==> inputs of try-indigo <==
==> flow/design.v <==
module alu (
    input               i_clk,
    input               i_rst_n,
    input               i_valid,
    input signed [11:0] i_data_a,
    input signed [11:0] i_data_b,
    input        [2:0]  i_inst,
    output              o_valid,
    output       [11:0] o_data,
    output              o_overflow
);
reg  [11:0] o_data_w, o_data_r;
reg         o_valid_w, o_valid_r;
reg         o_overflow_w, o_overflow_r;
reg  [19:0] data_old;
reg         overflow_old;
wire [12:0] data_add, data_sub, data_mean;
wire [23:0] data_mul;
wire [19:0] data_mul_round;
wire [20:0] data_mac;
wire [11:0] data_a_abs, data_b_abs;
assign o_valid = o_valid_r;
assign o_data = o_data_r;
assign o_overflow = o_overflow_r;
assign data_add = {i_data_a[11], i_data_a} + {i_data_b[11], i_data_b};
assign data_sub = {i_data_a[11], i_data_a} - {i_data_b[11], i_data_b};
assign data_mul = {{12{i_data_a[11]}}, i_data_a} * {{12{i_data_b[11]}}, i_data_b};
assign data_mul_round = {data_mul[23], data_mul[23:5]} + {19'd0, data_mul[4]};
assign data_mac = {data_mul_round[19], data_mul_round} + {data_old[19], data_old};
assign data_mean = data_add >> 1;
assign data_a_abs = i_data_a[11]? ~(i_data_a)+12'd1: i_data_a;
assign data_b_abs = i_data_b[11]? ~(i_data_b)+12'd1: i_data_b;
always@(*) begin
  o_data_w = 12'd0;
  o_valid_w = i_valid;
  o_overflow_w = 1'b0;
  case(i_inst)
    3'b000: begin  
      o_overflow_w = ^data_add[12:11];
      o_data_w = data_add[11:0];
    end
    3'b001: begin  
      o_overflow_w = ^data_sub[12:11];
      o_data_w = data_sub[11:0];
    end
    3'b010: begin  
      o_data_w = data_mul_round[11:0];
      o_overflow_w = ~(data_mul_round[19:11] == 9'b1_1111_1111 | data_mul_round[19:11] == 9'b0_0000_0000);
    end
    3'b011: begin  
      o_data_w = data_mac[11:0]; 
      o_overflow_w = ~(data_mac[20:11] == 10'b11_1111_1111 | data_mac[20:11] == 10'b00_0000_0000) | overflow_old;
    end
    3'b100: begin  
      o_data_w = ~(i_data_a ^ i_data_b);
    end
    3'b101: begin  
      o_data_w = ~i_data_a[11]? i_data_a: 12'd0;
    end
    3'b110: begin  
      o_data_w = data_mean[11:0];
    end
    3'b111: begin  
      o_data_w = (data_a_abs >= data_b_abs)? data_a_abs: data_b_abs;
    end
  endcase
end
always@(posedge i_clk or negedge i_rst_n) begin
  if(~i_rst_n) begin
    o_data_r <= 12'd0;
    o_overflow_r <= 1'b0;
    o_valid_r <= 1'b0;
  end 
  else begin
    o_data_r <= o_data_w;
    o_overflow_r <= o_overflow_w;
    o_valid_r <= o_valid_w;
  end
end
always@(posedge i_clk or negedge i_rst_n) begin
  if(~i_rst_n) begin
    data_old <= 20'd0;
    overflow_old <= 1'b0;
  end
  else if(i_valid) begin
    if(i_inst == 3'b011)begin
      data_old <= {{8{o_data_w[11]}}, o_data_w};
      overflow_old <= o_overflow_w;
    end
    else begin
      data_old <= 20'd0;
      overflow_old <= 1'b0;
    end
  end
end
endmodule
==> flow/run.sh <==
#!/bin/bash
# the make line also repeats each setting of config.mk as NAME=value (left out here)
make -C /OpenROAD-flow-scripts/flow DESIGN_CONFIG=/design/flow/config.mk WORK_HOME=/design/flow/orfs CLKGATE_MAP_FILE= finish
==> flow/config.mk <==
export PLATFORM = sky130hd
export DESIGN_NAME = alu
export DESIGN_NICKNAME = alu
export VERILOG_FILES = /design/flow/design.v
export SDC_FILE = /design/flow/constraint.sdc
export NUM_CORES = 4
export LEC_CHECK = 0
export CAP_MARGIN = 20
export CORE_MARGIN = 2
export CORE_UTILIZATION = 71
export CTS_CLUSTER_DIAMETER = 50
export CTS_CLUSTER_SIZE = 10
export PLACE_DENSITY_LB_ADDON = 0.24
export SLEW_MARGIN = 20
export TNS_END_PERCENT = 5
==> flow/constraint.sdc <==
create_clock -name core_clock -period 9.42 [get_ports {i_clk}]
set_input_delay 1.8840 -clock core_clock [delete_from_list [all_inputs] [get_ports {i_clk}]]
set_output_delay 1.8840 -clock core_clock [all_outputs]
set_load 0.01 [all_outputs]
==> inputs of try-lagoon, as changes to try-indigo <==
==> flow/config.mk (replaced) <==
export PLATFORM = sky130hd
export DESIGN_NAME = alu
export DESIGN_NICKNAME = alu
export VERILOG_FILES = /design/flow/design.v
export SDC_FILE = /design/flow/constraint.sdc
export NUM_CORES = 4
export LEC_CHECK = 0
export CAP_MARGIN = 20
export CORE_MARGIN = 2
export CORE_UTILIZATION = 66
export SETUP_SLACK_MARGIN = -0.49
export SLEW_MARGIN = 20
==> flow/constraint.sdc (replaced) <==
create_clock -name core_clock -period 8.53 [get_ports {i_clk}]
set_input_delay 1.7060 -clock core_clock [delete_from_list [all_inputs] [get_ports {i_clk}]]
set_output_delay 1.7060 -clock core_clock [all_outputs]
set_load 0.01 [all_outputs]
==> results <==
                                                                         try-indigo            try-lagoon
Number of buffers added for setup after CTS                                      22                     7
GP Congestion                                                                 0.999                 0.973
Detailed placer's ending HPWL                                               29.5 mm               26.6 mm
DIE AREA                                                                15,700 um^2           16,900 um^2
Die width                                                                    125 um                130 um
Cell Count Post-Placement                                                     1,715                 1,759
Result of the run                                         aborted with a tool error       failed layout checks
Failing step                                               global routing (5_1_grt)                     -
Reasons for failing layout checks                                                 -  negative setup slack
Floorplan-stage core utilization                                              72.3%                 66.7%
Pre-CTS worst setup slack                                                 -0.933 ns              -1.34 ns
Placed instance area                                                    12,700 um^2           12,900 um^2
Area of the core region                                                 14,500 um^2           15,700 um^2
Post-synthesis cell type with the largest instance count                      inv_1                 inv_1
Count of standard-cell rows                                                      44                    46
Post-cts sizing count                                                            82                   100
Overall die height                                                           125 um                130 um

========
==> wip/pepper: inputs <==
RTL: the design.v shown in full above, as it stands there.
make LEC_CHECK=0 ABC_AREA=1 CAP_MARGIN=20 CELL_PAD_IN_SITES_DETAIL_PLACEMENT=1 CELL_PAD_IN_SITES_GLOBAL_PLACEMENT=1 CORE_ASPECT_RATIO=0.9 CORE_MARGIN=2 CORE_UTILIZATION=40 CTS_CLUSTER_DIAMETER=361 GPL_ROUTABILITY_DRIVEN=1 GPL_TIMING_DRIVEN=1 HOLD_SLACK_MARGIN=0.01 MAX_ROUTING_LAYER=met4 MIN_ROUTING_LAYER=met1 PLACE_DENSITY=0.54 SLEW_MARGIN=15 TNS_END_PERCENT=10 finish   # period 12.5 ns
run.sh (not shown) runs the stock make flow with config.mk's settings and CLKGATE_MAP_FILE=.
==> inputs of wip/ember, as changes to wip/pepper <==
Settings changed: CELL_PAD_IN_SITES_DETAIL_PLACEMENT 1 to not set, CELL_PAD_IN_SITES_GLOBAL_PLACEMENT 1 to not set, CORE_ASPECT_RATIO 0.9 to not set, CORE_UTILIZATION 40 to 72, CTS_CLUSTER_DIAMETER 361 to 67, CTS_CLUSTER_SIZE set to 10, GPL_ROUTABILITY_DRIVEN 1 to not set, GPL_TIMING_DRIVEN 1 to not set, HOLD_SLACK_MARGIN 0.01 to not set, MAX_ROUTING_LAYER met4 to not set, MIN_ROUTING_LAYER met1 to not set, PLACE_DENSITY 0.54 to not set, SLEW_MARGIN 15 to 20, TNS_END_PERCENT 10 to not set.
==> flow/constraint.sdc (replaced) <==
create_clock -name core_clock -period 4.09 [get_ports {i_clk}]
set_input_delay 0.8180 -clock core_clock [delete_from_list [all_inputs] [get_ports {i_clk}]]
set_output_delay 0.8180 -clock core_clock [all_outputs]
set_load 0.01 [all_outputs]
==> reports/metrics.cfg <==
[run_status]
status=aborted with a tool error
stop_stage=3_5_place_dp
error=Error: detail_place.tcl, 38 bad optional access

[floorplan]
placementRows=45
fp_util=0.742
die-area_um2=16700
dieHeight_um=129
fp.coreArea_um2=15300

[placed_design]
gp_congestion=1.19

the above is filed under wip/ember

==> reports/metrics.cfg <==
[critical_path]
crit_path_top_delay_cell=clkdlybuf4s50_1

[yosys]
synth_top_cell_by_count=nand2_1
synthCells=1704
yosys.area_share.aoi=0.108

[layout]
nFillCells=3699

[run_status]
status=finished clean

[floorplan]
fp.coreArea_um2=27900
die-area_um2=29700
dieHeight_um=164
placementRows=58
fp_util=0.406

[detailed_routing]
drcViolationCount=0
highest-signal-layer=met4

[final_timing]
worst_pin_slew_ns=1.05

[clock_network]
clock_path_buffers=2

[global_route]
grt_max_degree=28

[placed_design]
gp_congestion=0.911

[run]
tool_warnings=41

the above is filed under wip/pepper

